== run 1 ==
Design ascon, start of the top module:
module ascon
(
    input  logic         clock,            
    input  logic         reset_n,          
    input  logic         i_sys_enable,     
    input  logic         i_start,          
    input  logic         i_data_valid,     
    input  logic [ 63:0] i_data,           
    input  logic [127:0] i_key,            
    input  logic [127:0] i_nonce,          
    output logic [ 63:0] o_cipher,         
    output logic [127:0] o_tag,            
    output logic         o_valid_cipher,   
    output logic         o_done,           
    output logic         o_ready           
);
Size: roughly 5,700 cells after synthesis, roughly 520 I/O pins, ~53,000 um^2 of cells after synthesis.
clock: 4.2 ns
lec_check: 0
cap_margin: 20
core_margin: 2
core_utilization: 70
cts_cluster_diameter: 359
cts_cluster_size: 13
setup_slack_margin: 0.4
slew_margin: 20
run.sh (not shown) runs the stock make flow with config.mk's settings and CLKGATE_MAP_FILE=.
### run 1 -> run 2
# run 1
export LEC_CHECK = 0
export CAP_MARGIN = 20
export CORE_MARGIN = 2
export CORE_UTILIZATION = 70
export CTS_CLUSTER_DIAMETER = 359
export CTS_CLUSTER_SIZE = 13
export SETUP_SLACK_MARGIN = 0.4
export SLEW_MARGIN = 20
create_clock -name core_clock -period 4.2 [get_ports {clock}]
# run 2
export LEC_CHECK = 0
export CAP_MARGIN = 20
export CORE_MARGIN = 2
export CORE_UTILIZATION = 72
export CTS_CLUSTER_DIAMETER = 359
export CTS_CLUSTER_SIZE = 13
export PLACE_DENSITY_LB_ADDON = 0.27
export SETUP_SLACK_MARGIN = 1.2
export SLEW_MARGIN = 20
export TNS_END_PERCENT = 5
create_clock -name core_clock -period 4.08 [get_ports {clock}]
## What came out
Taking run 1 as the reference, in run 2 number of cells in the design after placement closely matched the old numbers; post-synthesis chip area from yosys closely matched the old numbers; number of cells upsized or downsized after cts increased by 272 relative to the old numbers; last weighted congestion value of the routability-driven placer increased by about 2% relative to the old numbers; placed standard-cell area increased by 230 um^2 relative to the old numbers. Die area, run 2 and run 1: smaller value in run 2. Between run 2 and run 1, the count of buffers inserted at the top-level ports figures differ only marginally. HPWL after detailed placement, run 2 and run 1: larger value in run 1. Of run 1 and run 2, only run 1 finishes the flow clean. Stage in which a tool error killed run 2: 5_1_grt. Number of cell rows was lower in run 2 than in run 1. Compared with run 1, run 2 shows a initial core utilization that is 1.8 points higher.
## Diff of input files: run 3 against run 2
# run 2
export LEC_CHECK = 0
export CAP_MARGIN = 20
export CORE_MARGIN = 2
export CORE_UTILIZATION = 72
export CTS_CLUSTER_DIAMETER = 359
export CTS_CLUSTER_SIZE = 13
export PLACE_DENSITY_LB_ADDON = 0.27
export SETUP_SLACK_MARGIN = 1.2
export SLEW_MARGIN = 20
export TNS_END_PERCENT = 5
create_clock -name core_clock -period 4.08 [get_ports {clock}]
# run 3
export LEC_CHECK = 0
export CAP_MARGIN = 20
export CORE_MARGIN = 2
export CORE_UTILIZATION = 23
export SLEW_MARGIN = 20
create_clock -name core_clock -period 14.5 [get_ports {clock}]
## What came out
Run 3 ended with every stage complete and zero timing, DRC or antenna violations. Run 3 vs. run 2: average cell area after synthesis now sits at about the same level; TritonCTS buffer count saw an increase; HPWL after detailed placement up about 33%; post-placement worst setup slack higher; total placed cells including tap cells now larger. Going from run 2 to run 3, maximum level of the CTS H-tree increased 1, chip area went up 210%, number of rows in the core area climbed about 80%, total cell area at the placement stage was more or less identical.
### run 3 -> run 4
# run 3
export LEC_CHECK = 0
export CAP_MARGIN = 20
export CORE_MARGIN = 2
export CORE_UTILIZATION = 23
export SLEW_MARGIN = 20
create_clock -name core_clock -period 14.5 [get_ports {clock}]
# run 4
export LEC_CHECK = 0
export CAP_MARGIN = 20
export CORE_MARGIN = 2
export CORE_UTILIZATION = 71
export MAX_ROUTING_LAYER = met4
export SLEW_MARGIN = 20
create_clock -name core_clock -period 3.8 [get_ports {clock}]
--- outcome ---
Run 4 ran in full, but the layout does not pass; the checks complain about setup timing.
Compared run 3 against run 4; clock input transition at the sequential cells of the worst setup and hold paths within noise.
On area of all placed cells without fillers, run 4 and run 3 are basically level.
In run 4 the worst setup slack turned out 7.98 ns lower than in run 3.
On sum of negative setup slack: between run 4 and run 3, it ends up higher for run 3.
| area overhead of the layout relative to synthesis | lower: run 4 |
Run 4 against run 3: count of non-CTS buffers in the layout moved up; register-to-register setup slack decreased 7.98 ns.


exp/quartz:
ascon again, from the RTL that the note above started with.
export LEC_CHECK = 0
export CAP_MARGIN = 15
export CELL_PAD_IN_SITES_DETAIL_PLACEMENT = 2
export CELL_PAD_IN_SITES_GLOBAL_PLACEMENT = 3
export CORE_ASPECT_RATIO = 1.15
export CORE_MARGIN = 5
export CORE_UTILIZATION = 45
export CTS_CLUSTER_DIAMETER = 340
export CTS_CLUSTER_SIZE = 75
export GPL_ROUTABILITY_DRIVEN = 0
export GPL_TIMING_DRIVEN = 0
export MAX_ROUTING_LAYER = met5
export PLACE_DENSITY_LB_ADDON = 0.01
export SETUP_SLACK_MARGIN = 0.15
export SLEW_MARGIN = 40
export TNS_END_PERCENT = 5
create_clock -name core_clock -period 10.4 [get_ports {clock}]
exp/quartz did not finish: a tool error stopped it during global placement.
#### Input delta (exp/fjord over exp/quartz)
# exp/quartz
export LEC_CHECK = 0
export CAP_MARGIN = 15
export CELL_PAD_IN_SITES_DETAIL_PLACEMENT = 2
export CELL_PAD_IN_SITES_GLOBAL_PLACEMENT = 3
export CORE_ASPECT_RATIO = 1.15
export CORE_MARGIN = 5
export CORE_UTILIZATION = 45
export CTS_CLUSTER_DIAMETER = 340
export CTS_CLUSTER_SIZE = 75
export GPL_ROUTABILITY_DRIVEN = 0
export GPL_TIMING_DRIVEN = 0
export MAX_ROUTING_LAYER = met5
export PLACE_DENSITY_LB_ADDON = 0.01
export SETUP_SLACK_MARGIN = 0.15
export SLEW_MARGIN = 40
export TNS_END_PERCENT = 5
create_clock -name core_clock -period 10.4 [get_ports {clock}]
# exp/fjord
export LEC_CHECK = 0
export CAP_MARGIN = 20
export CORE_MARGIN = 2
export CORE_UTILIZATION = 72
export MAX_ROUTING_LAYER = met4
export SETUP_SLACK_MARGIN = -0.25
export SLEW_MARGIN = 20
create_clock -name core_clock -period 3.25 [get_ports {clock}]
--- outcome ---
Reported for exp/fjord and exp/quartz, post-synthesis net count turned out identical to the last digit. In the flow results for exp/fjord and exp/quartz, the standard-cell row count is larger on exp/quartz. The floorplan die area of exp/fjord falls short of that of exp/quartz by 49000 sq um. From exp/quartz to exp/fjord, synthesized instance count did not move at all. For the floorplan core density, exp/fjord came in 27 points higher than exp/quartz did. Each of exp/fjord and exp/quartz falls short of a clean finish. FAIL exp/quartz @ global placement: tool exited with error. exp/fjord failed in global routing with GRT-0232.
The inputs of exp/juniper differ from those of exp/fjord as listed below.
# exp/fjord
export LEC_CHECK = 0
export CAP_MARGIN = 20
export CORE_MARGIN = 2
export CORE_UTILIZATION = 72
export MAX_ROUTING_LAYER = met4
export SETUP_SLACK_MARGIN = -0.25
export SLEW_MARGIN = 20
create_clock -name core_clock -period 3.25 [get_ports {clock}]
# exp/juniper
export LEC_CHECK = 0
export CAP_MARGIN = 20
export CORE_MARGIN = 2
export CORE_UTILIZATION = 71
export CTS_CLUSTER_SIZE = 21
export HOLD_SLACK_MARGIN = -0.08
export MAX_ROUTING_LAYER = met4
export SETUP_SLACK_MARGIN = 1.12
export SLEW_MARGIN = 20
create_clock -name core_clock -period 3.8 [get_ports {clock}]
[summary]
- The log for exp/juniper ends in global routing with error DPL-0038, so the run never completed.
- The depth of the CTS H-tree reported for exp/juniper is greater than that of exp/fjord by 1.
- exp/fjord has higher floorplan utilization than exp/juniper.
- Number of buffers created by CTS was higher in exp/juniper than in exp/fjord.
- exp/juniper vs. exp/fjord: chip area line of the yosys report has remained practically unchanged, total die area has increased.
- Synthesized area per cell: exp/fjord vs exp/juniper — no meaningful difference
- Relative to exp/fjord, setup slack at placement has increased by 0.33 ns in exp/juniper.
- exp/juniper vs exp/fjord — floorplan die width climbed slightly
[inputs] exp/sierra vs exp/juniper
# exp/juniper
export LEC_CHECK = 0
export CAP_MARGIN = 20
export CORE_MARGIN = 2
export CORE_UTILIZATION = 71
export CTS_CLUSTER_SIZE = 21
export HOLD_SLACK_MARGIN = -0.08
export MAX_ROUTING_LAYER = met4
export SETUP_SLACK_MARGIN = 1.12
export SLEW_MARGIN = 20
create_clock -name core_clock -period 3.8 [get_ports {clock}]
# exp/sierra
export LEC_CHECK = 0
export CAP_MARGIN = 20
export CORE_MARGIN = 2
export CORE_UTILIZATION = 40
export SLEW_MARGIN = 20
create_clock -name core_clock -period 5.45 [get_ports {clock}]
[summary]
- exp/sierra has completed all stages; timing, DRC and antenna checks passed.
- Compared with exp/juniper, exp/sierra shows total placed cells including tap cells higher by 8.9%.
- The higher post-CTS repair timing setup buffer count of exp/juniper and exp/sierra is in exp/juniper.
- On fraction of the mapped netlist area in compound gates, exp/juniper and exp/sierra are basically level.
- exp/sierra vs. exp/juniper: parity-gate share of the synthesized area counting xor and xnor cells held steady; number of placement rows up 34; synthesized chip area reported by yosys held; post-cts repair resize count now sits lower; I/O pin count was more or less identical.
- Relative to exp/juniper, floorplan utilization has gone down in exp/sierra.
- What exp/sierra reported for die area has to be multiplied by 0.57 to get the figure for exp/juniper.
